==> flow/design.v <==
module PE_16( 
  input         clock, 
  input  [7:0]  io_in_a, 
  input  [7:0] io_in_b, 
  input  [15:0] io_in_d, 
  output [7:0]  io_out_a,
  output [7:0] io_out_b, 
  output [15:0] io_out_c,
  input         io_in_control_propagate, 
  output        io_out_control_propagate 
);
  wire [7:0] _T_36;    
  wire [7:0] _T_37;    
  wire [15:0] _T_38;   
  wire [15:0] _T_39;   
  wire [15:0] _GEN_20; 
  wire [15:0] _T_40; 
  wire [15:0] _T_41; 
  wire [15:0] _T_78; 
  wire [15:0] _T_79; 
  wire [15:0] _GEN_1; 
  wire [15:0] _GEN_13; 
  wire  _T_99; 
  wire [18:0] _GEN_25; 
  assign _T_36 = io_in_b;  
  assign _T_37 = $signed(_T_36);
  assign _T_38 = $signed(_T_37) * $signed(io_in_a); 
  assign _GEN_20 = _T_38; 
  assign _T_40 = $signed(_GEN_20) + $signed(_T_39); 
  assign _T_41 = $signed(_T_40); 
  assign io_out_a = io_in_a; 											
  assign io_out_b = io_in_b; 											
  assign io_out_control_propagate = io_in_control_propagate;			
double_buffer uutDB(.clock(clock),.io_in_control_propagate(io_in_control_propagate),.io_in_d(io_in_d),.io_in_c(_T_41),.c_fb(_T_39),.c_out(io_out_c)
    );
endmodule
module double_buffer(
input clock,
input io_in_control_propagate, 
input [15:0]io_in_d, 
input [15:0]io_in_c, 
output [15:0] c_fb,  
output [15:0] c_out 
    );
reg [15:0] c1_s; 
reg [15:0] c2_s;
always @(posedge clock) 
begin
 if (io_in_control_propagate)
	  begin
        c1_s <= io_in_d;
      end 
 else 
      begin
        c1_s <= io_in_c;
      end
if (!io_in_control_propagate) 
	  begin
        c2_s <= io_in_d;
      end 
 else 
	  begin
        c2_s <= io_in_c;
	  end
end
assign c_fb =io_in_control_propagate?c2_s:c1_s;
assign c_out=!io_in_control_propagate?c2_s:c1_s;
endmodule
module Tile( 
  input         clock, 
  input  [7:0]  io_in_a_0, 
  input  [7:0] io_in_b_0, 
  input  [15:0] io_in_d_0, 
  input         io_in_control_0_propagate, 
  output [7:0]  io_out_a_0, 
  output [15:0] io_out_c_0, 
  output [7:0] io_out_b_0, 
  output        io_out_control_0_propagate
);
  wire  tile_0_0_clock; 
  wire [7:0] tile_0_0_io_in_a; 
  wire [7:0] tile_0_0_io_in_b;
  wire [15:0] tile_0_0_io_in_d;
  wire [7:0] tile_0_0_io_out_a;
  wire [7:0] tile_0_0_io_out_b; 
  wire [15:0] tile_0_0_io_out_c; 
  wire  tile_0_0_io_in_control_propagate; 
  wire  tile_0_0_io_out_control_propagate;
  PE_16 tile_0_0 ( 
    .clock(tile_0_0_clock),
    .io_in_a(tile_0_0_io_in_a),
    .io_in_b(tile_0_0_io_in_b),
    .io_in_d(tile_0_0_io_in_d),
    .io_out_a(tile_0_0_io_out_a),
    .io_out_b(tile_0_0_io_out_b),
    .io_out_c(tile_0_0_io_out_c),
    .io_in_control_propagate(tile_0_0_io_in_control_propagate),
    .io_out_control_propagate(tile_0_0_io_out_control_propagate)
  );
  assign io_out_a_0 = tile_0_0_io_out_a; 
  assign io_out_c_0 = tile_0_0_io_out_c; 
  assign io_out_b_0 = tile_0_0_io_out_b; 
  assign io_out_control_0_propagate = tile_0_0_io_out_control_propagate;
  assign tile_0_0_clock = clock;
  assign tile_0_0_io_in_a = io_in_a_0; 
  assign tile_0_0_io_in_b = io_in_b_0; 
  assign tile_0_0_io_in_d = io_in_d_0; 
  assign tile_0_0_io_in_control_propagate = io_in_control_0_propagate; 
 endmodule
module Mesh( 
  input         clock, 
  input  [7:0]  io_in_a_0_0, 
  input  [7:0]  io_in_a_1_0, 
  input  [7:0]  io_in_a_2_0, 
  input  [7:0]  io_in_a_3_0, 
  input  [7:0]  io_in_d_0_0, 
  input  [7:0]  io_in_d_1_0, 
  input  [7:0]  io_in_d_2_0, 
  input  [7:0]  io_in_d_3_0, 
  input  [15:0]  io_in_b_0_0, 
  input  [15:0]  io_in_b_1_0, 
  input  [15:0]  io_in_b_2_0, 
  input  [15:0]  io_in_b_3_0, 
  input         io_in_control_0_0_propagate, 
  input         io_in_control_1_0_propagate, 
  input         io_in_control_2_0_propagate, 
  input         io_in_control_3_0_propagate, 
  output reg [15:0] io_out_c_0_0, 
  output reg [15:0] io_out_c_1_0, 
  output reg [15:0] io_out_c_2_0, 
  output reg [15:0] io_out_c_3_0
 );
  wire  mesh_0_0_clock; 		  			
  wire [7:0] mesh_0_0_io_in_a_0;  			
  wire [7:0] mesh_0_0_io_in_b_0; 			
  wire [15:0] mesh_0_0_io_in_d_0; 			
  wire  mesh_0_0_io_in_control_0_propagate; 
  wire [7:0] mesh_0_0_io_out_a_0; 			
  wire [15:0] mesh_0_0_io_out_c_0;			
  wire [7:0] mesh_0_0_io_out_b_0;			
  wire  mesh_0_0_io_out_control_0_propagate;
  wire  mesh_0_1_clock; 
  wire [7:0] mesh_0_1_io_in_a_0; 
  wire [7:0] mesh_0_1_io_in_b_0;
  wire [15:0] mesh_0_1_io_in_d_0;
  wire  mesh_0_1_io_in_control_0_propagate; 
  wire [7:0] mesh_0_1_io_out_a_0; 
  wire [15:0] mesh_0_1_io_out_c_0;
  wire [7:0] mesh_0_1_io_out_b_0;
  wire  mesh_0_1_io_out_control_0_propagate; 
  wire  mesh_0_2_clock; 			
  wire [7:0] mesh_0_2_io_in_a_0; 	
  wire [7:0] mesh_0_2_io_in_b_0; 	
  wire [15:0] mesh_0_2_io_in_d_0; 	
  wire  mesh_0_2_io_in_control_0_propagate; 
  wire [7:0] mesh_0_2_io_out_a_0; 
  wire [15:0] mesh_0_2_io_out_c_0;
  wire [7:0] mesh_0_2_io_out_b_0;
  wire  mesh_0_2_io_out_control_0_propagate; 
  wire  mesh_0_3_clock; 		 
  wire [7:0] mesh_0_3_io_in_a_0; 
  wire [7:0] mesh_0_3_io_in_b_0;
  wire [15:0] mesh_0_3_io_in_d_0;
  wire  mesh_0_3_io_in_control_0_propagate; 
  wire [7:0] mesh_0_3_io_out_a_0; 
  wire [15:0] mesh_0_3_io_out_c_0;
  wire [7:0] mesh_0_3_io_out_b_0;
  wire  mesh_0_3_io_out_control_0_propagate; 
  wire  mesh_1_0_clock;
  wire [7:0] mesh_1_0_io_in_a_0; 
  wire [7:0] mesh_1_0_io_in_b_0;
  wire [15:0] mesh_1_0_io_in_d_0;
  wire  mesh_1_0_io_in_control_0_propagate; 
  wire [7:0] mesh_1_0_io_out_a_0; 
  wire [15:0] mesh_1_0_io_out_c_0;
  wire [7:0] mesh_1_0_io_out_b_0;
  wire  mesh_1_0_io_out_control_0_propagate;
  wire  mesh_1_1_clock; 		 
  wire [7:0] mesh_1_1_io_in_a_0; 
  wire [7:0] mesh_1_1_io_in_b_0;
  wire [15:0] mesh_1_1_io_in_d_0;
  wire  mesh_1_1_io_in_control_0_propagate; 
  wire [7:0] mesh_1_1_io_out_a_0; 			
  wire [15:0] mesh_1_1_io_out_c_0;			
  wire [7:0] mesh_1_1_io_out_b_0;			
  wire  mesh_1_1_io_out_control_0_propagate;
  wire  mesh_1_2_clock; 
  wire [7:0] mesh_1_2_io_in_a_0; 
  wire [7:0] mesh_1_2_io_in_b_0;
  wire [15:0] mesh_1_2_io_in_d_0;
  wire  mesh_1_2_io_in_control_0_propagate; 
  wire [7:0] mesh_1_2_io_out_a_0; 
  wire [15:0] mesh_1_2_io_out_c_0;
  wire [7:0] mesh_1_2_io_out_b_0;
  wire  mesh_1_2_io_out_control_0_propagate;
  wire  mesh_1_3_clock; 		 
  wire [7:0] mesh_1_3_io_in_a_0; 
  wire [7:0] mesh_1_3_io_in_b_0;
  wire [15:0] mesh_1_3_io_in_d_0;
  wire  mesh_1_3_io_in_control_0_propagate; 
  wire [7:0] mesh_1_3_io_out_a_0; 
  wire [15:0] mesh_1_3_io_out_c_0;
  wire [7:0] mesh_1_3_io_out_b_0;
  wire  mesh_1_3_io_out_control_0_propagate;
  wire  mesh_2_0_clock; 
  wire [7:0] mesh_2_0_io_in_a_0; 
  wire [7:0] mesh_2_0_io_in_b_0;
  wire [15:0] mesh_2_0_io_in_d_0;
  wire  mesh_2_0_io_in_control_0_propagate; 
  wire [7:0] mesh_2_0_io_out_a_0; 			
  wire [15:0] mesh_2_0_io_out_c_0;			
  wire [7:0] mesh_2_0_io_out_b_0;			
  wire  mesh_2_0_io_out_control_0_propagate;
  wire  mesh_2_1_clock;						
  wire [7:0] mesh_2_1_io_in_a_0; 			
  wire [7:0] mesh_2_1_io_in_b_0;			
  wire [15:0] mesh_2_1_io_in_d_0;			
  wire  mesh_2_1_io_in_control_0_propagate; 
  wire [7:0] mesh_2_1_io_out_a_0; 			
  wire [15:0] mesh_2_1_io_out_c_0;			
  wire [7:0] mesh_2_1_io_out_b_0;			
  wire  mesh_2_1_io_out_control_0_propagate;
  wire  mesh_2_2_clock; 		 			
  wire [7:0] mesh_2_2_io_in_a_0; 			
  wire [7:0] mesh_2_2_io_in_b_0;			
  wire [15:0] mesh_2_2_io_in_d_0;			
  wire  mesh_2_2_io_in_control_0_propagate; 
  wire [7:0] mesh_2_2_io_out_a_0; 			
  wire [15:0] mesh_2_2_io_out_c_0;			
  wire [7:0] mesh_2_2_io_out_b_0;			
  wire  mesh_2_2_io_out_control_0_propagate;
  wire  mesh_2_3_clock; 		 			
  wire [7:0] mesh_2_3_io_in_a_0; 			
  wire [7:0] mesh_2_3_io_in_b_0;			
  wire [15:0] mesh_2_3_io_in_d_0;			
  wire  mesh_2_3_io_in_control_0_propagate; 
  wire [7:0] mesh_2_3_io_out_a_0; 			
  wire [15:0] mesh_2_3_io_out_c_0;			
  wire [7:0] mesh_2_3_io_out_b_0;			
  wire  mesh_2_3_io_out_control_0_propagate;
  wire  mesh_3_0_clock;			 
  wire [7:0] mesh_3_0_io_in_a_0; 
  wire [7:0] mesh_3_0_io_in_b_0;
  wire [15:0] mesh_3_0_io_in_d_0;
  wire  mesh_3_0_io_in_control_0_propagate; 
  wire [7:0] mesh_3_0_io_out_a_0; 
  wire [15:0] mesh_3_0_io_out_c_0;
  wire [7:0] mesh_3_0_io_out_b_0;
  wire  mesh_3_0_io_out_control_0_propagate;
  wire  mesh_3_1_clock; 		 
  wire [7:0] mesh_3_1_io_in_a_0; 
  wire [7:0] mesh_3_1_io_in_b_0;
  wire [15:0] mesh_3_1_io_in_d_0;
  wire  mesh_3_1_io_in_control_0_propagate; 
  wire [7:0] mesh_3_1_io_out_a_0; 
  wire [15:0] mesh_3_1_io_out_c_0;
  wire [7:0] mesh_3_1_io_out_b_0;
  wire  mesh_3_1_io_out_control_0_propagate;
  wire  mesh_3_2_clock; 
  wire [7:0] mesh_3_2_io_in_a_0; 
  wire [7:0] mesh_3_2_io_in_b_0;
  wire [15:0] mesh_3_2_io_in_d_0;
  wire  mesh_3_2_io_in_control_0_propagate; 
  wire [7:0] mesh_3_2_io_out_a_0; 
  wire [15:0] mesh_3_2_io_out_c_0;
  wire [7:0] mesh_3_2_io_out_b_0;
  wire  mesh_3_2_io_out_control_0_propagate;
  wire  mesh_3_3_clock;
  wire [7:0] mesh_3_3_io_in_a_0; 
  wire [7:0] mesh_3_3_io_in_b_0;
  wire [15:0] mesh_3_3_io_in_d_0;
  wire  mesh_3_3_io_in_control_0_propagate; 
  wire [7:0] mesh_3_3_io_out_a_0; 
  wire [15:0] mesh_3_3_io_out_c_0;
  wire [7:0] mesh_3_3_io_out_b_0;
  wire  mesh_3_3_io_out_control_0_propagate;
  reg [7:0] _T_1_0; 
  reg [7:0] _T_2_0; 
  reg [7:0] _T_3_0; 
  reg [7:0] _T_4_0; 
  reg [7:0] _T_10_0;
  reg [7:0] _T_11_0;
  reg [7:0] _T_12_0; 
  reg [7:0] _T_13_0; 
  reg [7:0] _T_19_0; 
  reg [7:0] _T_20_0; 
  reg [7:0] _T_21_0; 
  reg [7:0] _T_22_0; 
  reg [7:0] _T_28_0;  
  reg [7:0] _T_29_0;  
  reg [7:0] _T_30_0;  
  reg [7:0] _T_31_0;  
  reg [7:0]  _T_74_0;
  reg [7:0]  _T_75_0; 
  reg [7:0]  _T_76_0; 
  reg [7:0]  _T_77_0; 
  reg [7:0]  _T_84_0;
  reg [7:0]  _T_85_0; 
  reg [7:0]  _T_86_0; 
  reg [7:0]  _T_87_0; 
  reg [7:0]  _T_94_0; 
  reg [7:0]  _T_95_0; 
  reg [7:0]  _T_96_0; 
  reg [7:0]  _T_97_0; 
  reg [7:0]  _T_98_0; 
  reg [7:0]  _T_99_0; 
  reg [7:0]  _T_100_0;
  reg [7:0]  _T_101_0; 
  reg [7:0]  _T_104_0; 
  reg [7:0]  _T_105_0; 
  reg [7:0]  _T_106_0; 
  reg [7:0]  _T_107_0; 
  reg [15:0] _T_154_0;
  reg [15:0] _T_155_0; 
  reg [15:0] _T_156_0; 
  reg [15:0] _T_157_0; 
  reg [15:0] _T_164_0; 
  reg [15:0] _T_165_0;
  reg [15:0] _T_166_0;
  reg [15:0] _T_167_0;
  reg [15:0] _T_174_0; 
  reg [15:0] _T_175_0;
  reg [15:0] _T_176_0;
  reg [15:0] _T_177_0;
  reg [15:0] _T_184_0; 
  reg [15:0] _T_185_0;
  reg [15:0] _T_186_0;
  reg [15:0] _T_187_0;
  reg  _T_236; 
  reg  _T_239; 
  reg  _T_242; 
  reg  _T_245; 
  reg  _T_262; 
  reg  _T_265; 
  reg  _T_268; 
  reg  _T_271; 
  reg  _T_288; 
  reg  _T_291; 
  reg  _T_294; 
  reg  _T_297; 
  reg  _T_314; 
  reg  _T_317; 
  reg  _T_320; 
  reg  _T_323; 
  Tile mesh_0_0 ( 
    .clock(mesh_0_0_clock),
    .io_in_a_0(mesh_0_0_io_in_a_0),
    .io_in_b_0(mesh_0_0_io_in_b_0),
    .io_in_d_0(mesh_0_0_io_in_d_0),
    .io_in_control_0_propagate(mesh_0_0_io_in_control_0_propagate),
    .io_out_a_0(mesh_0_0_io_out_a_0),
    .io_out_c_0(mesh_0_0_io_out_c_0),
    .io_out_b_0(mesh_0_0_io_out_b_0),
    .io_out_control_0_propagate(mesh_0_0_io_out_control_0_propagate)
  );
  Tile mesh_0_1 ( 
    .clock(mesh_0_1_clock),
    .io_in_a_0(mesh_0_1_io_in_a_0),
    .io_in_b_0(mesh_0_1_io_in_b_0),
    .io_in_d_0(mesh_0_1_io_in_d_0),
    .io_in_control_0_propagate(mesh_0_1_io_in_control_0_propagate),
    .io_out_a_0(mesh_0_1_io_out_a_0),
    .io_out_c_0(mesh_0_1_io_out_c_0),
    .io_out_b_0(mesh_0_1_io_out_b_0),
    .io_out_control_0_propagate(mesh_0_1_io_out_control_0_propagate)
  );
  Tile mesh_0_2 ( 
    .clock(mesh_0_2_clock),
    .io_in_a_0(mesh_0_2_io_in_a_0),
    .io_in_b_0(mesh_0_2_io_in_b_0),
    .io_in_d_0(mesh_0_2_io_in_d_0),
    .io_in_control_0_propagate(mesh_0_2_io_in_control_0_propagate),
    .io_out_a_0(mesh_0_2_io_out_a_0),
    .io_out_c_0(mesh_0_2_io_out_c_0),
    .io_out_b_0(mesh_0_2_io_out_b_0),
    .io_out_control_0_propagate(mesh_0_2_io_out_control_0_propagate)
  );
  Tile mesh_0_3 (
    .clock(mesh_0_3_clock),
    .io_in_a_0(mesh_0_3_io_in_a_0),
    .io_in_b_0(mesh_0_3_io_in_b_0),
    .io_in_d_0(mesh_0_3_io_in_d_0),
    .io_in_control_0_propagate(mesh_0_3_io_in_control_0_propagate),
    .io_out_a_0(mesh_0_3_io_out_a_0),
    .io_out_c_0(mesh_0_3_io_out_c_0),
    .io_out_b_0(mesh_0_3_io_out_b_0),
    .io_out_control_0_propagate(mesh_0_3_io_out_control_0_propagate)
  );
   Tile mesh_1_0 ( 
    .clock(mesh_1_0_clock),
    .io_in_a_0(mesh_1_0_io_in_a_0),
    .io_in_b_0(mesh_1_0_io_in_b_0),
    .io_in_d_0(mesh_1_0_io_in_d_0),
    .io_in_control_0_propagate(mesh_1_0_io_in_control_0_propagate),
    .io_out_a_0(mesh_1_0_io_out_a_0),
    .io_out_c_0(mesh_1_0_io_out_c_0),
    .io_out_b_0(mesh_1_0_io_out_b_0),
    .io_out_control_0_propagate(mesh_1_0_io_out_control_0_propagate)
  );
  Tile mesh_1_1 ( 
    .clock(mesh_1_1_clock),
    .io_in_a_0(mesh_1_1_io_in_a_0),
    .io_in_b_0(mesh_1_1_io_in_b_0),
    .io_in_d_0(mesh_1_1_io_in_d_0),
    .io_in_control_0_propagate(mesh_1_1_io_in_control_0_propagate),
    .io_out_a_0(mesh_1_1_io_out_a_0),
    .io_out_c_0(mesh_1_1_io_out_c_0),
    .io_out_b_0(mesh_1_1_io_out_b_0),
    .io_out_control_0_propagate(mesh_1_1_io_out_control_0_propagate)
     );
  Tile mesh_1_2 ( 
    .clock(mesh_1_2_clock),
    .io_in_a_0(mesh_1_2_io_in_a_0),
    .io_in_b_0(mesh_1_2_io_in_b_0),
    .io_in_d_0(mesh_1_2_io_in_d_0),
    .io_in_control_0_propagate(mesh_1_2_io_in_control_0_propagate),
    .io_out_a_0(mesh_1_2_io_out_a_0),
    .io_out_c_0(mesh_1_2_io_out_c_0),
    .io_out_b_0(mesh_1_2_io_out_b_0),
    .io_out_control_0_propagate(mesh_1_2_io_out_control_0_propagate)
      );
  Tile mesh_1_3 ( 
    .clock(mesh_1_3_clock),
    .io_in_a_0(mesh_1_3_io_in_a_0),
    .io_in_b_0(mesh_1_3_io_in_b_0),
    .io_in_d_0(mesh_1_3_io_in_d_0),
    .io_in_control_0_propagate(mesh_1_3_io_in_control_0_propagate),
    .io_out_a_0(mesh_1_3_io_out_a_0),
    .io_out_c_0(mesh_1_3_io_out_c_0),
    .io_out_b_0(mesh_1_3_io_out_b_0),
    .io_out_control_0_propagate(mesh_1_3_io_out_control_0_propagate)
      );
   Tile mesh_2_0 ( 
    .clock(mesh_2_0_clock),
    .io_in_a_0(mesh_2_0_io_in_a_0),
    .io_in_b_0(mesh_2_0_io_in_b_0),
    .io_in_d_0(mesh_2_0_io_in_d_0),
    .io_in_control_0_propagate(mesh_2_0_io_in_control_0_propagate),
    .io_out_a_0(mesh_2_0_io_out_a_0),
    .io_out_c_0(mesh_2_0_io_out_c_0),
    .io_out_b_0(mesh_2_0_io_out_b_0),
    .io_out_control_0_propagate(mesh_2_0_io_out_control_0_propagate)
     );
  Tile mesh_2_1 ( 
    .clock(mesh_2_1_clock),
    .io_in_a_0(mesh_2_1_io_in_a_0),
    .io_in_b_0(mesh_2_1_io_in_b_0),
    .io_in_d_0(mesh_2_1_io_in_d_0),
    .io_in_control_0_propagate(mesh_2_1_io_in_control_0_propagate),
    .io_out_a_0(mesh_2_1_io_out_a_0),
    .io_out_c_0(mesh_2_1_io_out_c_0),
    .io_out_b_0(mesh_2_1_io_out_b_0),
    .io_out_control_0_propagate(mesh_2_1_io_out_control_0_propagate)
     );
  Tile mesh_2_2 (
    .clock(mesh_2_2_clock),
    .io_in_a_0(mesh_2_2_io_in_a_0),
    .io_in_b_0(mesh_2_2_io_in_b_0),
    .io_in_d_0(mesh_2_2_io_in_d_0),
    .io_in_control_0_propagate(mesh_2_2_io_in_control_0_propagate),
    .io_out_a_0(mesh_2_2_io_out_a_0),
    .io_out_c_0(mesh_2_2_io_out_c_0),
    .io_out_b_0(mesh_2_2_io_out_b_0),
    .io_out_control_0_propagate(mesh_2_2_io_out_control_0_propagate)
     );
  Tile mesh_2_3 ( 
    .clock(mesh_2_3_clock),
    .io_in_a_0(mesh_2_3_io_in_a_0),
    .io_in_b_0(mesh_2_3_io_in_b_0),
    .io_in_d_0(mesh_2_3_io_in_d_0),
    .io_in_control_0_propagate(mesh_2_3_io_in_control_0_propagate),
    .io_out_a_0(mesh_2_3_io_out_a_0),
    .io_out_c_0(mesh_2_3_io_out_c_0),
    .io_out_b_0(mesh_2_3_io_out_b_0),
    .io_out_control_0_propagate(mesh_2_3_io_out_control_0_propagate)
     );
    Tile mesh_3_0 ( 
    .clock(mesh_3_0_clock),
    .io_in_a_0(mesh_3_0_io_in_a_0),
    .io_in_b_0(mesh_3_0_io_in_b_0),
    .io_in_d_0(mesh_3_0_io_in_d_0),
    .io_in_control_0_propagate(mesh_3_0_io_in_control_0_propagate),
    .io_out_a_0(mesh_3_0_io_out_a_0),
    .io_out_c_0(mesh_3_0_io_out_c_0),
    .io_out_b_0(mesh_3_0_io_out_b_0),
    .io_out_control_0_propagate(mesh_3_0_io_out_control_0_propagate)
  );
  Tile mesh_3_1 ( 
    .clock(mesh_3_1_clock),
    .io_in_a_0(mesh_3_1_io_in_a_0),
    .io_in_b_0(mesh_3_1_io_in_b_0),
    .io_in_d_0(mesh_3_1_io_in_d_0),
    .io_in_control_0_propagate(mesh_3_1_io_in_control_0_propagate),
    .io_out_a_0(mesh_3_1_io_out_a_0),
    .io_out_c_0(mesh_3_1_io_out_c_0),
    .io_out_b_0(mesh_3_1_io_out_b_0),
    .io_out_control_0_propagate(mesh_3_1_io_out_control_0_propagate)
  );
  Tile mesh_3_2 ( 
    .clock(mesh_3_2_clock),
    .io_in_a_0(mesh_3_2_io_in_a_0),
    .io_in_b_0(mesh_3_2_io_in_b_0),
    .io_in_d_0(mesh_3_2_io_in_d_0),
    .io_in_control_0_propagate(mesh_3_2_io_in_control_0_propagate),
    .io_out_a_0(mesh_3_2_io_out_a_0),
    .io_out_c_0(mesh_3_2_io_out_c_0),
    .io_out_b_0(mesh_3_2_io_out_b_0),
    .io_out_control_0_propagate(mesh_3_2_io_out_control_0_propagate)
  );
  Tile mesh_3_3 ( 
    .clock(mesh_3_3_clock),
    .io_in_a_0(mesh_3_3_io_in_a_0),
    .io_in_b_0(mesh_3_3_io_in_b_0),
    .io_in_d_0(mesh_3_3_io_in_d_0),
    .io_in_control_0_propagate(mesh_3_3_io_in_control_0_propagate),
    .io_out_a_0(mesh_3_3_io_out_a_0),
    .io_out_c_0(mesh_3_3_io_out_c_0),
    .io_out_b_0(mesh_3_3_io_out_b_0),
    .io_out_control_0_propagate(mesh_3_3_io_out_control_0_propagate)
   );
always @(posedge clock) begin
  io_out_c_0_0 <= mesh_3_0_io_out_c_0; 
  io_out_c_1_0 <= mesh_3_1_io_out_c_0; 
  io_out_c_2_0 <= mesh_3_2_io_out_c_0; 
  io_out_c_3_0 <= mesh_3_3_io_out_c_0; 
end
  assign mesh_0_0_clock = clock; 	  
  assign mesh_0_0_io_in_a_0 = _T_1_0; 
  assign mesh_0_0_io_in_b_0 = _T_74_0;
  assign mesh_0_0_io_in_d_0 = _T_154_0; 
  assign mesh_0_0_io_in_control_0_propagate = _T_236; 
  assign mesh_0_1_clock = clock; 		
  assign mesh_0_1_io_in_a_0 = _T_2_0; 	
  assign mesh_0_1_io_in_b_0 = _T_84_0; 
  assign mesh_0_1_io_in_d_0 = _T_164_0;
  assign mesh_0_1_io_in_control_0_propagate = _T_262; 
  assign mesh_0_2_clock = clock; 		
  assign mesh_0_2_io_in_a_0 = _T_3_0; 	
  assign mesh_0_2_io_in_b_0 = _T_94_0; 
  assign mesh_0_2_io_in_d_0 = _T_174_0;
  assign mesh_0_2_io_in_control_0_propagate = _T_288; 
  assign mesh_0_3_clock = clock; 		
  assign mesh_0_3_io_in_a_0 = _T_4_0; 	
  assign mesh_0_3_io_in_b_0 = _T_104_0;
  assign mesh_0_3_io_in_d_0 = _T_184_0;
  assign mesh_0_3_io_in_control_0_propagate = _T_314; 
  assign mesh_1_0_clock = clock; 		
  assign mesh_1_0_io_in_a_0 = _T_10_0; 	
  assign mesh_1_0_io_in_b_0 = _T_75_0; 	
  assign mesh_1_0_io_in_d_0 = _T_155_0; 
  assign mesh_1_0_io_in_control_0_propagate = _T_239; 
  assign mesh_1_1_clock = clock; 		
  assign mesh_1_1_io_in_a_0 = _T_11_0; 
  assign mesh_1_1_io_in_b_0 = _T_85_0; 
  assign mesh_1_1_io_in_d_0 = _T_165_0;
  assign mesh_1_1_io_in_control_0_propagate = _T_265; 
  assign mesh_1_2_clock = clock; 		
  assign mesh_1_2_io_in_a_0 = _T_12_0; 
  assign mesh_1_2_io_in_b_0 = _T_95_0; 
  assign mesh_1_2_io_in_d_0 = _T_175_0;
  assign mesh_1_2_io_in_control_0_propagate = _T_291; 
  assign mesh_1_3_clock = clock; 		
  assign mesh_1_3_io_in_a_0 = _T_13_0; 
  assign mesh_1_3_io_in_b_0 = _T_105_0;
  assign mesh_1_3_io_in_d_0 = _T_185_0;
  assign mesh_1_3_io_in_control_0_propagate = _T_317; 
  assign mesh_2_0_clock = clock; 		
  assign mesh_2_0_io_in_a_0 = _T_19_0; 
  assign mesh_2_0_io_in_b_0 = _T_76_0; 
  assign mesh_2_0_io_in_d_0 = _T_156_0;
  assign mesh_2_0_io_in_control_0_propagate = _T_242; 
  assign mesh_2_1_clock = clock; 		
  assign mesh_2_1_io_in_a_0 = _T_20_0; 
  assign mesh_2_1_io_in_b_0 = _T_86_0; 
  assign mesh_2_1_io_in_d_0 = _T_166_0;
  assign mesh_2_1_io_in_control_0_propagate = _T_268; 
  assign mesh_2_2_clock = clock; 		
  assign mesh_2_2_io_in_a_0 = _T_21_0; 
  assign mesh_2_2_io_in_b_0 = _T_96_0; 
  assign mesh_2_2_io_in_d_0 = _T_176_0;
  assign mesh_2_2_io_in_control_0_propagate = _T_294; 
  assign mesh_2_3_clock = clock; 		
  assign mesh_2_3_io_in_a_0 = _T_22_0; 
  assign mesh_2_3_io_in_b_0 = _T_106_0;
  assign mesh_2_3_io_in_d_0 = _T_186_0;
  assign mesh_2_3_io_in_control_0_propagate = _T_320; 
  assign mesh_3_0_clock = clock; 		
  assign mesh_3_0_io_in_a_0 = _T_28_0; 
  assign mesh_3_0_io_in_b_0 = _T_77_0; 
  assign mesh_3_0_io_in_d_0 = _T_157_0;
  assign mesh_3_0_io_in_control_0_propagate = _T_245; 
  assign mesh_3_1_clock = clock; 		
  assign mesh_3_1_io_in_a_0 = _T_29_0; 
  assign mesh_3_1_io_in_b_0 = _T_87_0; 
  assign mesh_3_1_io_in_d_0 = _T_167_0;
  assign mesh_3_1_io_in_control_0_propagate = _T_271; 
  assign mesh_3_2_clock = clock; 		
  assign mesh_3_2_io_in_a_0 = _T_30_0; 
  assign mesh_3_2_io_in_b_0 = _T_97_0; 
  assign mesh_3_2_io_in_d_0 = _T_177_0;
  assign mesh_3_2_io_in_control_0_propagate = _T_297; 
  assign mesh_3_3_clock = clock; 		
  assign mesh_3_3_io_in_a_0 = _T_31_0; 
  assign mesh_3_3_io_in_b_0 = _T_107_0;
  assign mesh_3_3_io_in_d_0 = _T_187_0;
  assign mesh_3_3_io_in_control_0_propagate = _T_323; 
  always @(posedge clock) begin
    _T_1_0 <= io_in_a_0_0;
    _T_2_0 <= mesh_0_0_io_out_a_0;
    _T_3_0 <= mesh_0_1_io_out_a_0;
    _T_4_0 <= mesh_0_2_io_out_a_0;
    _T_10_0 <= io_in_a_1_0;
    _T_11_0 <= mesh_1_0_io_out_a_0;
    _T_12_0 <= mesh_1_1_io_out_a_0;
    _T_13_0 <= mesh_1_2_io_out_a_0;
    _T_19_0 <= io_in_a_2_0;
    _T_20_0 <= mesh_2_0_io_out_a_0;
    _T_21_0 <= mesh_2_1_io_out_a_0;
    _T_22_0 <= mesh_2_2_io_out_a_0;
    _T_28_0 <= io_in_a_3_0;;
    _T_29_0 <= mesh_3_0_io_out_a_0;
    _T_30_0 <= mesh_3_1_io_out_a_0;
    _T_31_0 <= mesh_3_2_io_out_a_0;
    _T_74_0 <= io_in_d_0_0;
    _T_75_0 <= mesh_0_0_io_out_b_0;
    _T_76_0 <= mesh_1_0_io_out_b_0;
    _T_77_0 <= mesh_2_0_io_out_b_0;
    _T_84_0 <= io_in_d_1_0;
    _T_85_0 <= mesh_0_1_io_out_b_0;
    _T_86_0 <= mesh_1_1_io_out_b_0;
    _T_87_0 <= mesh_2_1_io_out_b_0;
    _T_94_0 <=  io_in_d_2_0;
    _T_95_0 <= mesh_0_2_io_out_b_0;
    _T_96_0 <= mesh_1_2_io_out_b_0;
    _T_97_0 <= mesh_2_2_io_out_b_0;
    _T_104_0 <= io_in_d_3_0;
    _T_105_0 <= mesh_0_3_io_out_b_0;
    _T_106_0 <= mesh_1_3_io_out_b_0;
    _T_107_0 <= mesh_2_3_io_out_b_0;
    _T_154_0 <= io_in_b_0_0;
    _T_155_0 <= mesh_0_0_io_out_c_0;
    _T_156_0 <= mesh_1_0_io_out_c_0;
    _T_157_0 <= mesh_2_0_io_out_c_0;
    _T_164_0 <= io_in_b_1_0;
    _T_165_0 <= mesh_0_1_io_out_c_0;
    _T_166_0 <= mesh_1_1_io_out_c_0;
    _T_167_0 <= mesh_2_1_io_out_c_0;
    _T_174_0 <= io_in_b_2_0;
    _T_175_0 <= mesh_0_2_io_out_c_0;
    _T_176_0 <= mesh_1_2_io_out_c_0;
    _T_177_0 <= mesh_2_2_io_out_c_0;
    _T_184_0 <= io_in_b_3_0;
    _T_185_0 <= mesh_0_3_io_out_c_0;
    _T_186_0 <= mesh_1_3_io_out_c_0;
    _T_187_0 <= mesh_2_3_io_out_c_0;
    _T_236 <= io_in_control_0_0_propagate;
    _T_239 <= mesh_0_0_io_out_control_0_propagate;
    _T_242 <= mesh_1_0_io_out_control_0_propagate;
    _T_245 <= mesh_2_0_io_out_control_0_propagate;
	_T_262 <=io_in_control_1_0_propagate;
    _T_265 <= mesh_0_1_io_out_control_0_propagate;
    _T_268 <= mesh_1_1_io_out_control_0_propagate;
    _T_271 <= mesh_2_1_io_out_control_0_propagate;
    _T_288 <=  io_in_control_2_0_propagate;
    _T_291 <= mesh_0_2_io_out_control_0_propagate;
    _T_294 <= mesh_1_2_io_out_control_0_propagate;
    _T_297 <= mesh_2_2_io_out_control_0_propagate;
    _T_314 <= io_in_control_3_0_propagate;
    _T_317 <= mesh_0_3_io_out_control_0_propagate;
    _T_320 <= mesh_1_3_io_out_control_0_propagate;
    _T_323 <= mesh_2_3_io_out_control_0_propagate;
  end
endmodule
==> flow/run.sh <==
#!/bin/bash
# the make line also repeats each setting of config.mk as NAME=value (left out here)
make -C /OpenROAD-flow-scripts/flow DESIGN_CONFIG=/design/flow/config.mk WORK_HOME=/design/flow/orfs CLKGATE_MAP_FILE= finish
==> flow/config.mk <==
export PLATFORM = sky130hd
export DESIGN_NAME = Mesh
export DESIGN_NICKNAME = Mesh
export VERILOG_FILES = /design/flow/design.v
export SDC_FILE = /design/flow/constraint.sdc
export NUM_CORES = 4
export LEC_CHECK = 0
export CAP_MARGIN = 20
export CORE_MARGIN = 2
export CORE_UTILIZATION = 70
export CTS_CLUSTER_SIZE = 35
export SETUP_SLACK_MARGIN = 0.27
export SLEW_MARGIN = 20
==> flow/constraint.sdc <==
create_clock -name core_clock -period 4.19 [get_ports {clock}]
set_input_delay 0.8380 -clock core_clock [delete_from_list [all_inputs] [get_ports {clock}]]
set_output_delay 0.8380 -clock core_clock [all_outputs]
set_load 0.01 [all_outputs]
==> results of run 1 <==
==> metrics by stage <==
stage / TNS, ns / utilization / area, sq um / std cells
finish: -118.48 / 0.931 / 105000 / 10279
global route: -143.31 / 0.931 / 105000 / 10278
CTS: -65.36 / 0.901 / 102000 / 10165
detailed placement: -82.27 / 0.823 / 92800 / 9823
global placement: -65.85 / 0.823 / 92800 / 9823
floorplan: -57.07 / - / 82500 / 7270
==> layer usage <==
| layer | wire length [um] | track usage | vias to the layer above |
|---|---|---|---|
| li1 | - | - | 25827 |
| met2 | 128000 | 0.644 | 4232 |
| met5 | 109 | 0 | - |
| met1 | 91700 | 0.491 | 31436 |
| met4 | 18400 | 0.134 | 18 |
| met3 | 22800 | 0.0589 | 1536 |
==> cell type report <==
| class | instances | area (sq um) |
|---|---|---|
| diodes | 1 | 2.50 |
| clock buffers | 150 | 3340 |
| clock inverters | 62 | 696 |
| fillers | 3477 | 7820 |
| inverters | 1168 | 4460 |
| multi-input cells | 4852 | 59600 |
| flip-flops and latches | 1104 | 22400 |
| well taps | 1500 | 1880 |
| repair buffers | 1442 | 12600 |
==> repair_timing <==
item	CTS	global route
cloned	3	0
pin swaps	489	391
buffers inserted	127	113
setup endpoints to repair	333	346
gates resized	811	509
==> run_results.csv, run 1 <==
group,metric,value,unit
floorplanning,io_pins,197,
logic_synthesis,fa_ha_area_frac,0.377,
setup_path,critical-path-max-stage-delay,0.57,ns
setup_path,cp_max_fo,12,
setup_path,crit_chain,"buf_12 > buf_12 > mux2i_2 > fa_1 > fa_1 > inv_1 > fa_1 > fa_1 > ha_1 > ha_1 > o21ai_0 > nand2b_1 > and4b_1 > a211o_1",
setup_path,crit_start,"_T_268",
detailed_routing,drt-pass1-iter-count,7,
run,cap_violations,0,
detailed_routing,post_drt_wl_per_cell,25.4,um
cts,root_buffer,"clkbuf_16",
floorplanning,core_area,113000,sq um
setup_path,cp_common_cell,"fa_1",
logic_synthesis,ys_top_cells_by_area,"fa_1 (28%), dfxtp_1 (28%), ha_1 (9.3%), mux2_2 (8.8%), inv_1 (5.4%)",
logic_synthesis,ys_warn_count,2,
place,port_buffers,196,
timing,post-route-min-period,4.98,ns
cts,cts_tree,"built",
setup_path,endpoint,"mesh_2_1.tile_0_0.uutDB.c2_s[14]",
logic_synthesis,yosys.area_share.simple,0.0875,
logic_synthesis,yosysSeqAreaShare,0.277,
setup_path,cp_slowest_cell,"fa_1",
logic_synthesis,synth_nets,9131,
worst_hold_path,min_path_cells,0,
global_route,grt-ovfl-total,0,
setup_path,crit_buf_inv,3,
logic_synthesis,xor_share,0.0333,
setup_path,crit_arrival,5.61,ns
setup_path,r2r_start,"_T_268",
cts,htreeDepth,3,
logic_synthesis,yosysTopAreaCellShare,0.285,
setup_path,rrSetupSlack,-0.79,ns
floorplanning,die_w,342,um
cells_and_area,syn2layout_area_growth,31.4,%
worst_hold_path,worstHoldEndpoint,"_T_30_0[7]",
logic_synthesis,edf_count,0,
detailed_routing,wl,261,mm
cts,clk_pin_slew_worst_paths,0.07,ns
logic_synthesis,synthMuxAreaShare,0.116,
run_status,failed_checks,"setup timing",
logic_synthesis,ys_types,38,
cts,clock_latency,0.74,ns
logic_synthesis,async_reset_ff_frac,0,
cells_and_area,final_nets,10543,
timing,hold_slack,0.392,ns
global_route,grt_pass1_wl,348,mm
place,place_congestion,0.884,
cts,numCtsBuffers,114,
floorplanning,num_rows,123,
detailed_routing,route.detailed.drc,0,
setup_path,cp_num_cells,14,
logic_synthesis,largest_area_cell,"fa_1",
timing,rsz0062_at_grt,"true",
detailed_routing,ant_nets,0,
timing,fin_skew,0.0454,ns
setup_path,timing.rr.end,"mesh_2_1.tile_0_0.uutDB.c2_s[14]",
logic_synthesis,netlist_area,79900,sq um
logic_synthesis,synthFlopType,"dfxtp_1",
run_status,outcome,"finished with violations",
setup_path,reg2regPathDepth,14,
floorplanning,fp_util,0.708,
floorplanning,fp.dieH,342,um
worst_hold_path,hp-class,"register to register",
logic_synthesis,synthTopLogicFamily,"adder cells",
setup_path,crit_family,"adder cells",
logic_synthesis,yosys_area,79900,sq um
timing,relSlewSlack,0.521,
global_route,grt_pass1_vias,65831,
timing,fin_ws,-0.793,ns
worst_hold_path,min_from,"_T_29_0[7]",
setup_path,critPathKind,"register to register",
place,dpl.hpwl,149,mm
cts,hold_buffers,0,
timing,finalHoldViolCount,0,
logic_synthesis,ys_sh_aoi,0.0474,
detailed_routing,drt_iter0_markers,6019,
logic_synthesis,ys_top_cells_by_count,"inv_1 (1151), fa_1 (1136), dfxtp_1 (1104)",
cts,cts_buffer_depth,3,
timing,slew_viol_final,0,
run,warnings,48,
detailed_routing,route.vias.total,63049,
setup_path,required,4.82,ns
floorplanning,dieArea,117000,sq um
logic_synthesis,synth.avg_cell_area,11.0,sq um
detailed_routing,vias_per_cell,6.13,
setup_path,crit_path_start_kind,"register",
logic_synthesis,post-synth-top-count-cell,"inv_1",
logic_synthesis,yosys_cells,7270,
timing,setup_viol_count_final,291,
place,place_ws,-0.586,ns
global_route,grt_max_degree,25,
logic_synthesis,netlist_instances,7270,
cts,cts_num_sinks,1104,
timing,tightest_slew,0.718,ns
global_route,antenna_found_initial,16,
setup_path,end_kind,"register",
timing,fmax,201,MHz
global_route,grt_use_total,0.378,
logic_synthesis,synth_flops,1104,
timing,fin_crit_sh,1.19,
==> inputs of run 2 (changes only) <==
Settings changed: CTS_CLUSTER_SIZE 35 to 31, SETUP_SLACK_MARGIN 0.27 to -0.27.
Clock period 4.19 ns to 4.53 ns, I/O delays scaled along.
==> run_results.csv, run 2 <==
group,metric,value,unit
setup_path,timing.rr.end,"mesh_2_3.tile_0_0.uutDB.c2_s[10]",
cells_and_area,syn2layout_area_growth,19.7,%
detailed_routing,route.vias.total,53535,
setup_path,crit_start,"_T_320",
logic_synthesis,synthMuxAreaShare,0.116,
worst_hold_path,hp-class,"register to register",
place,port_buffers,196,
timing,relSlewSlack,0.597,
logic_synthesis,largest_area_cell,"fa_1",
floorplanning,dieArea,117000,sq um
floorplanning,num_rows,123,
setup_path,cp_common_cell,"ha_1",
detailed_routing,drt-pass1-iter-count,5,
worst_hold_path,worstHoldEndpoint,"_T_2_0[7]",
logic_synthesis,netlist_area,79900,sq um
detailed_routing,highest_layer,"met5",
cts,cts_tree,"built",
logic_synthesis,ys_warn_count,2,
setup_path,crit_buf_inv,6,
logic_synthesis,post-synth-top-count-cell,"inv_1",
setup_path,end_kind,"register",
setup_path,reg2regPathDepth,20,
detailed_routing,vias_per_cell,5.41,
floorplanning,core_area,113000,sq um
cells_and_area,stdcell_area,95600,sq um
global_route,grt_use_total,0.308,
logic_synthesis,synth_nets,9131,
setup_path,crit_chain,"buf_4 > buf_4 > mux2i_1 > fa_1 > inv_1 > ha_1 > ha_1 > inv_1 > fa_1 > inv_1 > ha_1 > ha_1 > fa_1 > a21o_1 > a21oi_4 > buf_4 > o21bai_1 > a21oi_1 > xor2_1 > o21ai_0",
global_route,grt_pass1_vias,57567,
detailed_routing,m1WireLength,79.1,mm
logic_synthesis,synthTopLogicFamily,"adder cells",
logic_synthesis,ys_types,38,
timing,post-route-min-period,4.77,ns
timing,rsz0062_at_grt,"true",
timing,fin_crit_sh,1.05,
worst_hold_path,min_path_cells,0,
global_route,grt-ovfl-total,0,
timing,fmax,210,MHz
timing,tightest_slew,0.604,ns
cts,clk_pin_slew_worst_paths,0.06,ns
logic_synthesis,fa_ha_area_frac,0.377,
timing,fin_ws,-0.242,ns
logic_synthesis,yosys.area_share.simple,0.0875,
setup_path,cp_max_fo,6,
run_status,outcome,"finished with violations",
detailed_routing,route.met3.wl,10.2,mm
logic_synthesis,synth.avg_cell_area,11.0,sq um
global_route,grt_pass1_wl,288,mm
timing,finalHoldViolCount,0,
global_route,grt_max_degree,27,
run,cap_violations,0,
detailed_routing,ant_nets,0,
logic_synthesis,xor_share,0.0333,
setup_path,crit_arrival,5.29,ns
detailed_routing,antenna_cells,0,
logic_synthesis,ys_top_cells_by_count,"inv_1 (1151), fa_1 (1136), dfxtp_1 (1104)",
setup_path,endpoint,"mesh_2_3.tile_0_0.uutDB.c2_s[10]",
detailed_routing,wl,179,mm
floorplanning,io_pins,197,
place,dpl-instance-area,89600,sq um
floorplanning,fp.dieH,342,um
setup_path,rrSetupSlack,-0.24,ns
timing,setup_viol_count_final,160,
worst_hold_path,min_from,"_T_1_0[7]",
detailed_routing,dr_wl_met2,85.1,mm
logic_synthesis,edf_count,0,
setup_path,cp_num_cells,20,
logic_synthesis,yosys_cells,7270,
cells_and_area,final_nets,10160,
floorplanning,die_w,342,um
cts,numCtsBuffers,112,
setup_path,required,5.05,ns
run,warnings,47,
floorplanning,fp_util,0.708,
run_status,failed_checks,"setup timing",
logic_synthesis,synthFlopType,"dfxtp_1",
setup_path,crit_family,"adder cells",
cts,cts_buffer_depth,3,
setup_path,r2r_start,"_T_320",
setup_path,critical-path-max-stage-delay,0.56,ns
setup_path,crit_path_start_kind,"register",
cts,clock_latency,0.71,ns
logic_synthesis,ys_sh_aoi,0.0474,
logic_synthesis,synth_flops,1104,
logic_synthesis,async_reset_ff_frac,0,
timing,fin_skew,0.0367,ns
timing,slew_viol_final,0,
detailed_routing,route.detailed.drc,0,
global_route,antenna_found_initial,4,
logic_synthesis,yosys_area,79900,sq um
detailed_routing,post_drt_wl_per_cell,18.0,um
cells_and_area,postLayoutCoreUtil,0.848,
cts,htreeDepth,3,
logic_synthesis,yosysSeqAreaShare,0.277,
place,placed_cells,9644,
logic_synthesis,ys_top_cells_by_area,"fa_1 (28%), dfxtp_1 (28%), ha_1 (9.3%), mux2_2 (8.8%), inv_1 (5.4%)",
place,place_congestion,0.901,
place,dpl.hpwl,142,mm
cts,cts_num_sinks,1104,
cts,root_buffer,"clkbuf_16",
cells_and_area,fin_cells,9893,
setup_path,critPathKind,"register to register",
logic_synthesis,netlist_instances,7270,
setup_path,cp_slowest_cell,"fa_1",
detailed_routing,drt_iter0_markers,3051,
logic_synthesis,yosysTopAreaCellShare,0.285,
run 2: repair_timing:
| item | CTS | global route |
|---|---|---|
| setup buffers | 4 | 65 |
| resized | 15 | 474 |
| pin swaps | 1 | 137 |
| gates cloned | 0 | 2 |
| setup endpoints to repair | 26 | 163 |
| hold buffers | 0 | 0 |
run 2: metal layers:
layer  GRT usage  vias up
li1            -    25123
met1       0.437    26777
met2       0.497     1352
met3      0.0493      277
met4      0.0769        6
met5           0        -
run 2: area by class of cell:
cell class	instances	area, sq um
Multi-Input combinational cell	4852	54400
Fill cell	6138	17200
Inverter	1168	4390
Tap cell	1500	1880
Clock buffer	159	3260
Timing Repair Buffer	1061	8780
Clock inverter	49	547
Sequential cell	1104	22400
run 2: per-stage QoR:
| step | hold WS, ns | setup slack, ns | TNS (ns) |
|---|---|---|---|
| 2_1_floorplan | 0.326 | -0.280 | -28.06 |
| 3_3_place_gp | 0.365 | -0.259 | -14.17 |
| 3_5_place_dp | 0.368 | -0.405 | -26.40 |
| 4_1_cts | 0.378 | -0.268 | -26.72 |
| 5_1_grt | 0.383 | -0.421 | -48.77 |
| 6_report | 0.377 | -0.242 | -12.97 |
==> inputs of run 3 (changes only) <==
Settings changed: ABC_AREA set to 1, CAP_MARGIN 20 to 15, CELL_PAD_IN_SITES_DETAIL_PLACEMENT set to 2, CELL_PAD_IN_SITES_GLOBAL_PLACEMENT set to 1, CORE_MARGIN 2 to 4, CORE_UTILIZATION 70 to 40, CTS_CLUSTER_SIZE 31 to 87, MAX_ROUTING_LAYER set to met5, MIN_ROUTING_LAYER set to met2, PLACE_DENSITY set to 0.46, SETUP_SLACK_MARGIN -0.27 to unset, SLEW_MARGIN 20 to 30, TNS_END_PERCENT set to 85.
Clock period 4.53 ns to 5.2 ns, I/O delays scaled along.
==> run_results.csv, run 3 <==
group,metric,value,unit
floorplanning,io_pins,197,
run,warnings,45,
logic_synthesis,yosys_area,83600,sq um
logic_synthesis,xor_share,0.0240,
logic_synthesis,ys_top_cells_by_area,"fa_1 (27%), dfxtp_1 (26%), nand2_1 (12%), inv_1 (10%), ha_1 (8.9%)",
logic_synthesis,yosys_cells,10231,
logic_synthesis,synth.avg_cell_area,8.17,sq um
place,dpl.hpwl,207,mm
cts,clk_pin_slew_worst_paths,0.06,ns
cts,htreeDepth,4,
detailed_routing,wl,259,mm
setup_path,endpoint,"mesh_1_3.tile_0_0.uutDB.c1_s[15]",
run,cap_violations,0,
detailed_routing,post_drt_wl_per_cell,19.6,um
cts,numCtsBuffers,141,
logic_synthesis,ys_types,34,
setup_path,crit_chain,"nand2_1 > buf_4 > fa_1 > inv_1 > fa_1 > fa_1 > inv_1 > fa_1 > inv_1 > ha_1 > ha_1 > inv_1 > nor3_1 > nand3_1 > nand3_1 > nand3_1 > nand3_1 > nand2_1",
floorplanning,die_w,465,um
cells_and_area,syn2layout_area_growth,12.9,%
worst_hold_path,min_from,"_T_28_0[7]",
cts,root_buffer,"clkbuf_16",
place,placed_cells,12968,
cts,cts_buffer_depth,3,
logic_synthesis,synthMuxAreaShare,0,
logic_synthesis,ys_top_cells_by_count,"nand2_1 (2647), inv_1 (2227), fa_1 (1136)",
setup_path,timing.rr.end,"mesh_1_3.tile_0_0.uutDB.c1_s[15]",
setup_path,crit_buf_inv,5,
logic_synthesis,synth_flops,1104,
logic_synthesis,synthFlopType,"dfxtp_1",
global_route,grt_pass1_wl,412,mm
timing,post-route-min-period,4.99,ns
cells_and_area,logic_area,51200,sq um
cells_and_area,fin_cells,13263,
timing,fmax,200,MHz
run_status,outcome,"timing/DRC/antenna clean",
global_route,grt_max_degree,56,
worst_hold_path,hp-class,"register to register",
logic_synthesis,edf_count,0,
detailed_routing,drt_iter0_markers,8998,
setup_path,cp_max_fo,9,
logic_synthesis,ys_warn_count,2,
cells_and_area,postLayoutCoreUtil,0.455,
cts,clock_latency,0.83,ns
logic_synthesis,ys_sh_aoi,0.0708,
setup_path,critPathKind,"register to register",
floorplanning,fp_util,0.403,
setup_path,required,5.91,ns
logic_synthesis,netlist_instances,10231,
global_route,grt_use_total,0.358,
setup_path,crit_arrival,5.70,ns
floorplanning,fp.dieH,465,um
cts,cts_tree,"built",
setup_path,cp_slowest_cell,"dfxtp_1",
timing,fin_crit_sh,0.960,
worst_hold_path,min_path_cells,0,
logic_synthesis,largest_area_cell,"fa_1",
timing,final.setup.tns,0,ns
timing,relSlewSlack,0.381,
cts,cts_num_sinks,1104,
logic_synthesis,synthTopLogicFamily,"adder cells",
timing,fin_skew,0.0339,ns
setup_path,end_kind,"register",
setup_path,crit_start,"_T_13_0[0]",
setup_path,r2r_start,"_T_13_0[0]",
worst_hold_path,worstHoldEndpoint,"_T_29_0[7]",
cells_and_area,regArea,22200,sq um
detailed_routing,route.vias.total,88286,
logic_synthesis,async_reset_ff_frac,0,
logic_synthesis,yosys.area_share.simple,0.156,
setup_path,rrSetupSlack,0.21,ns
logic_synthesis,yosysTopAreaCellShare,0.272,
floorplanning,core_area,207000,sq um
global_route,antenna_found_initial,0,
setup_path,crit_path_start_kind,"register",
detailed_routing,drt-pass1-iter-count,8,
timing,tightest_slew,0.919,ns
timing,slew_viol_final,0,
detailed_routing,route.detailed.drc,0,
global_route,grt_pass1_vias,110440,
cells_and_area,fillerInstances,23200,
logic_synthesis,post-synth-top-count-cell,"nand2_1",
logic_synthesis,netlist_area,83600,sq um
cts,hold_buffers,0,
floorplanning,num_rows,167,
timing,finalHoldViolCount,0,
detailed_routing,ant_nets,0,
logic_synthesis,yosysSeqAreaShare,0.264,
floorplanning,dieArea,216000,sq um
cells_and_area,final_nets,12210,
detailed_routing,vias_per_cell,6.66,
logic_synthesis,synth_nets,12092,
place,port_buffers,196,
place,place_congestion,0.876,
setup_path,crit_family,"adder cells",
setup_path,critical-path-max-stage-delay,0.62,ns
setup_path,cp_num_cells,18,
global_route,grt-ovfl-total,0,
timing,hold_slack,0.372,ns
timing,setup_viol_count_final,0,
setup_path,reg2regPathDepth,18,
logic_synthesis,fa_ha_area_frac,0.361,
run 3: metrics by stage:
step                      setup slack [ns]  area (sq um)
after global routing               -0.0126         94300
after detailed placement            0.0324         88900
after global placement               0.165         88900
after floorplan                      0.465         83600
final                                0.210         94400
after CTS                           0.0109         93800
run 3: cell type report:
type                       count  share of cell area
timing repair buffer         439              0.0423
clock inverter                69             0.00951
inverter                    2255              0.0900
tap                         2788              0.0370
clock buffer                 189              0.0421
antenna                       11            0.000292
sequential                  1104               0.236
multi-input combinational   6408               0.543
run 3: layer usage:
metal	share of wire	global-route usage	vias to the layer above
li1	-	-	30585
met1	0	-	32926
met2	0.54	0.432	23637
met3	0.41	0.498	1089
met4	0.037	0.0405	49
met5	0.0059	0.0661	-
run 3: what timing repair did:
action | 4_1_cts | 5_1_grt
setup endpoints to repair | 0 | 200
gates resized | 0 | 138
buffers inserted | 0 | 24
==> inputs of run 4 (changes only) <==
Settings changed: CELL_PAD_IN_SITES_DETAIL_PLACEMENT 2 to 1, CORE_ASPECT_RATIO set to 0.82, GPL_TIMING_DRIVEN set to 0.
==> run_results.csv, run 4 <==
group,metric,value,unit
run_status,outcome,"timing/DRC/antenna clean",
run,warnings,46,
logic_synthesis,yosysTopAreaCellShare,0.272,
timing,setup_viol_count_final,0,
setup_path,end_kind,"register",
setup_path,cp_slowest_cell,"fa_1",
setup_path,cp_max_fo,8,
logic_synthesis,netlist_area,83600,sq um
setup_path,crit_arrival,5.79,ns
run,cap_violations,0,
detailed_routing,route.detailed.drc,0,
place,place_congestion,0.870,
logic_synthesis,yosys_cells,10231,
global_route,grt_pass1_wl,399,mm
logic_synthesis,synth.avg_cell_area,8.17,sq um
detailed_routing,vias_per_cell,6.60,
worst_hold_path,hp-class,"register to register",
logic_synthesis,xor_share,0.0240,
setup_path,rrSetupSlack,0.18,ns
detailed_routing,ant_nets,0,
setup_path,critPathKind,"register to register",
logic_synthesis,ys_sh_aoi,0.0708,
floorplanning,fp_util,0.403,
setup_path,crit_family,"adder cells",
logic_synthesis,ys_types,34,
global_route,grt_pass1_vias,106025,
cts,htreeDepth,4,
setup_path,reg2regPathDepth,18,
logic_synthesis,fa_ha_area_frac,0.361,
logic_synthesis,async_reset_ff_frac,0,
cts,cts_num_sinks,1104,
cts,cts_buffer_depth,3,
cts,clock_latency,0.83,ns
logic_synthesis,ys_top_cells_by_area,"fa_1 (27%), dfxtp_1 (26%), nand2_1 (12%), inv_1 (10%), ha_1 (8.9%)",
place,port_buffers,196,
setup_path,r2r_start,"_T_96_0[0]",
cts,root_buffer,"clkbuf_16",
cells_and_area,fin_cells,13428,
cells_and_area,regArea,22100,sq um
cells_and_area,fillerInstances,24721,
setup_path,crit_path_start_kind,"register",
place,placed_cells,13181,
cells_and_area,logic_area,52100,sq um
logic_synthesis,synth_nets,12092,
global_route,grt_use_total,0.352,
timing,slew_viol_final,0,
detailed_routing,drt_iter0_markers,8933,
cells_and_area,syn2layout_area_growth,13.7,%
detailed_routing,route.vias.total,88685,
place,dpl.hpwl,205,mm
global_route,grt_max_degree,17,
cts,numCtsBuffers,130,
setup_path,timing.rr.end,"mesh_2_2.tile_0_0.uutDB.c1_s[12]",
setup_path,crit_buf_inv,2,
global_route,grt-ovfl-total,0,
logic_synthesis,synthTopLogicFamily,"adder cells",
logic_synthesis,synthFlopType,"dfxtp_1",
cts,clk_pin_slew_worst_paths,0.07,ns
logic_synthesis,ys_warn_count,2,
setup_path,cp_num_cells,18,
setup_path,required,5.98,ns
floorplanning,io_pins,197,
logic_synthesis,yosys_area,83600,sq um
cts,cts_tree,"built",
timing,relSlewSlack,0.432,
timing,rsz0062_at_grt,"true",
logic_synthesis,yosys.area_share.simple,0.156,
logic_synthesis,edf_count,0,
timing,fmax,199,MHz
logic_synthesis,synthMuxAreaShare,0,
timing,post-route-min-period,5.02,ns
logic_synthesis,yosysSeqAreaShare,0.264,
timing,finalHoldViolCount,0,
timing,fin_crit_sh,0.965,
logic_synthesis,post-synth-top-count-cell,"nand2_1",
cells_and_area,final_nets,12421,
setup_path,crit_start,"_T_96_0[0]",
floorplanning,num_rows,151,
setup_path,crit_chain,"clkbuf_1 > or2_2 > fa_1 > fa_1 > inv_1 > fa_1 > fa_1 > fa_1 > ha_4 > nand3_1 > nand2_1 > nand3_1 > nand2_1 > nand3_1 > nand2_1 > xor2_2 > nand2_1 > nand2_1",
floorplanning,dieArea,216000,sq um
logic_synthesis,netlist_instances,10231,
timing,fin_skew,0.0409,ns
detailed_routing,drt-pass1-iter-count,8,
timing,final.setup.tns,0,ns
worst_hold_path,min_path_cells,0,
setup_path,critical-path-max-stage-delay,0.53,ns
worst_hold_path,min_from,"_T_262",
logic_synthesis,largest_area_cell,"fa_1",
detailed_routing,wl,255,mm
floorplanning,die_w,513,um
cts,hold_buffers,0,
timing,tightest_slew,0.844,ns
global_route,antenna_found_initial,0,
logic_synthesis,synth_flops,1104,
detailed_routing,post_drt_wl_per_cell,19.0,um
logic_synthesis,ys_top_cells_by_count,"nand2_1 (2647), inv_1 (2227), fa_1 (1136)",
setup_path,endpoint,"mesh_2_2.tile_0_0.uutDB.c1_s[12]",
floorplanning,core_area,207000,sq um
worst_hold_path,worstHoldEndpoint,"_T_265",
floorplanning,fp.dieH,422,um
==> run 4: area by class of cell <==
| cell class | instances | share of cell area |
|---|---|---|
| clock inverters | 61 | 0.00821 |
| repair buffers | 210 | 0.0217 |
| clock buffers | 171 | 0.0386 |
| plain buffers | 451 | 0.0244 |
| diodes | 14 | 0.000369 |
| multi-input cells | 6408 | 0.548 |
| flip-flops and latches | 1104 | 0.233 |
| inverters | 2255 | 0.0895 |
| well taps | 2754 | 0.0363 |
==> run 4: per-layer routing <==
layer	share of wire	up-vias	GRT usage
met2	0.50	23086	0.383
met1	0	33340	-
met4	0.037	92	0.0374
met5	0.015	-	0.143
met3	0.45	1166	0.533
li1	-	31001	-
==> run 4: per-stage QoR <==
stage	setup WS [ns]	utilization	hold WS (ns)	area [sq um]
2_1_floorplan	0.465	-	0.329	83600
3_3_place_gp	-0.632	0.429	0.333	89000
3_5_place_dp	-0.684	0.429	0.335	89000
4_1_cts	0.00217	0.452	0.336	93700
5_1_grt	-0.0332	0.458	0.352	95000
6_report	0.184	0.459	0.339	95100
==> run 4: what timing repair did <==
action,CTS,global route
buffers inserted,0,14
setup endpoints to repair,243,246
gates resized,148,735
pin swaps,0,22
==> inputs of run 5 (changes only) <==
Settings changed: ABC_AREA 1 to unset, CELL_PAD_IN_SITES_DETAIL_PLACEMENT 1 to unset, CELL_PAD_IN_SITES_GLOBAL_PLACEMENT 1 to unset, CORE_ASPECT_RATIO 0.82 to unset, CORE_MARGIN 4 to 2, CORE_UTILIZATION 40 to 72, CTS_CLUSTER_SIZE 87 to 75, GPL_TIMING_DRIVEN 0 to unset, MAX_ROUTING_LAYER met5 to unset, MIN_ROUTING_LAYER met2 to unset, PLACE_DENSITY 0.46 to 0.65, SETUP_SLACK_MARGIN set to 0.34, SLEW_MARGIN 30 to 20, TNS_END_PERCENT 85 to unset.
Clock period 5.2 ns to 4.5 ns, I/O delays scaled along.
==> run_results.csv, run 5 <==
group,metric,value,unit
setup_path,timing.rr.end,"mesh_0_0.tile_0_0.uutDB.c2_s[14]",
worst_hold_path,hp-class,"register to register",
setup_path,cp_num_cells,18,
run,cap_violations,0,
logic_synthesis,synthMuxAreaShare,0.116,
logic_synthesis,synth_flops,1104,
logic_synthesis,ys_top_cells_by_area,"fa_1 (28%), dfxtp_1 (28%), ha_1 (9.3%), mux2_2 (8.8%), inv_1 (5.4%)",
setup_path,crit_buf_inv,4,
cells_and_area,logic_area,59200,sq um
global_route,grt_pass1_vias,61381,
logic_synthesis,netlist_instances,7270,
logic_synthesis,synth_nets,9131,
logic_synthesis,yosys_cells,7270,
global_route,antenna_found_initial,14,
detailed_routing,drt-pass1-iter-count,7,
logic_synthesis,netlist_area,79900,sq um
cells_and_area,final_nets,10238,
place,place_congestion,0.903,
worst_hold_path,min_from,"_T_1_0[3]",
detailed_routing,wl,235,mm
cells_and_area,syn2layout_area_growth,27.4,%
place,dpl.hpwl,146,mm
setup_path,critPathKind,"register to register",
logic_synthesis,largest_area_cell,"fa_1",
global_route,grt_pass1_wl,317,mm
setup_path,required,5.11,ns
logic_synthesis,synthTopLogicFamily,"adder cells",
place,placed_cells,9581,
timing,setup_viol_count_final,197,
floorplanning,fp_util,0.724,
cts,htreeDepth,3,
timing,relSlewSlack,0.520,
place,dpl-instance-area,91000,sq um
global_route,grt-ovfl-total,0,
logic_synthesis,edf_count,0,
setup_path,rrSetupSlack,-0.45,ns
timing,rsz0062_at_grt,"true",
cts,numCtsBuffers,113,
logic_synthesis,yosysTopAreaCellShare,0.285,
cells_and_area,regArea,22500,sq um
logic_synthesis,async_reset_ff_frac,0,
logic_synthesis,synthFlopType,"dfxtp_1",
detailed_routing,route.vias.total,59524,
setup_path,critical-path-max-stage-delay,0.56,ns
detailed_routing,ant_nets,0,
floorplanning,core_area,110000,sq um
logic_synthesis,ys_sh_aoi,0.0474,
timing,fmax,202,MHz
cts,hold_buffers,0,
global_route,grt_max_degree,34,
cts,clk_pin_slew_worst_paths,0.06,ns
setup_path,cp_slowest_cell,"fa_1",
global_route,grt_use_total,0.354,
worst_hold_path,worstHoldEndpoint,"_T_2_0[3]",
setup_path,cp_common_cell,"fa_1",
cts,cts_tree,"built",
logic_synthesis,yosysSeqAreaShare,0.277,
setup_path,reg2regPathDepth,18,
cts,root_buffer,"clkbuf_16",
floorplanning,fp.dieH,337,um
worst_hold_path,min_path_cells,0,
place,port_buffers,196,
logic_synthesis,fa_ha_area_frac,0.377,
setup_path,cp_max_fo,5,
logic_synthesis,post-synth-top-count-cell,"inv_1",
logic_synthesis,xor_share,0.0333,
timing,fin_ws,-0.450,ns
timing,post-route-min-period,4.95,ns
cells_and_area,stdcell_area,102000,sq um
run_status,failed_checks,"setup timing",
run,warnings,48,
cells_and_area,fillerInstances,3902,
logic_synthesis,ys_types,38,
cells_and_area,fin_cells,9961,
cts,cts_num_sinks,1104,
setup_path,crit_family,"adder cells",
floorplanning,io_pins,197,
logic_synthesis,ys_top_cells_by_count,"inv_1 (1151), fa_1 (1136), dfxtp_1 (1104)",
floorplanning,dieArea,114000,sq um
timing,tightest_slew,0.720,ns
detailed_routing,post_drt_wl_per_cell,23.6,um
timing,slew_viol_final,0,
setup_path,crit_arrival,5.56,ns
detailed_routing,drt_iter0_markers,4753,
logic_synthesis,synth.avg_cell_area,11.0,sq um
logic_synthesis,yosys.area_share.simple,0.0875,
detailed_routing,vias_per_cell,5.98,
cts,clock_latency,0.72,ns
timing,fin_skew,0.0254,ns
floorplanning,num_rows,122,
setup_path,r2r_start,"_T_236",
setup_path,crit_start,"_T_236",
detailed_routing,antenna_cells,0,
logic_synthesis,ys_warn_count,2,
floorplanning,die_w,337,um
setup_path,crit_path_start_kind,"register",
timing,finalHoldViolCount,0,
setup_path,crit_chain,"buf_12 > mux2i_4 > fa_1 > inv_1 > fa_1 > ha_1 > inv_2 > fa_1 > inv_2 > ha_4 > ha_4 > fa_2 > a21o_4 > a21oi_4 > o21ba_4 > o211ai_4 > and4b_1 > a211o_1",
setup_path,endpoint,"mesh_0_0.tile_0_0.uutDB.c2_s[14]",
logic_synthesis,yosys_area,79900,sq um
setup_path,end_kind,"register",
timing,fin_crit_sh,1.10,
cts,cts_buffer_depth,3,
detailed_routing,route.detailed.drc,0,
run_status,outcome,"finished with violations",
==> run 5: area by class of cell <==
class                      count  share of cell area
clock buffer                 150              0.0320
clock inverter                61             0.00656
inverter                    1168              0.0437
multi-input combinational   4852               0.582
sequential                  1104               0.221
tap                         1488              0.0183
timing repair buffer        1138              0.0969
==> run 5: through the flow <==
stage,setup WS [ns],TNS (ns),hold WS [ns],util
5_1_grt,-0.478,-49.58,0.392,0.922
6_report,-0.450,-29.72,0.382,0.922
3_3_place_gp,-0.189,-8.26,0.363,0.824
2_1_floorplan,-0.108,-5.45,0.329,-
4_1_cts,-0.100,-3.50,0.384,0.887
3_5_place_dp,-0.241,-18.63,0.372,0.824
==> run 5: layer usage <==
layer  track usage  wire, um  share of wire  vias to the layer above
li1              -         -              -                    25256
met1         0.471     86400           0.37                    29919
met2         0.592    117000           0.50                     3286
met3        0.0571     17900          0.076                     1039
met4         0.119     13100          0.056                       24
met5             0       171        0.00073                        -
==> run 5: what timing repair did <==
item,4_1_cts,5_1_grt
gates resized,563,678
setup endpoints to repair,268,291
endpoints found under the hold margin,0,0
setup buffers,95,73
cloned,1,0
pin swaps,348,367
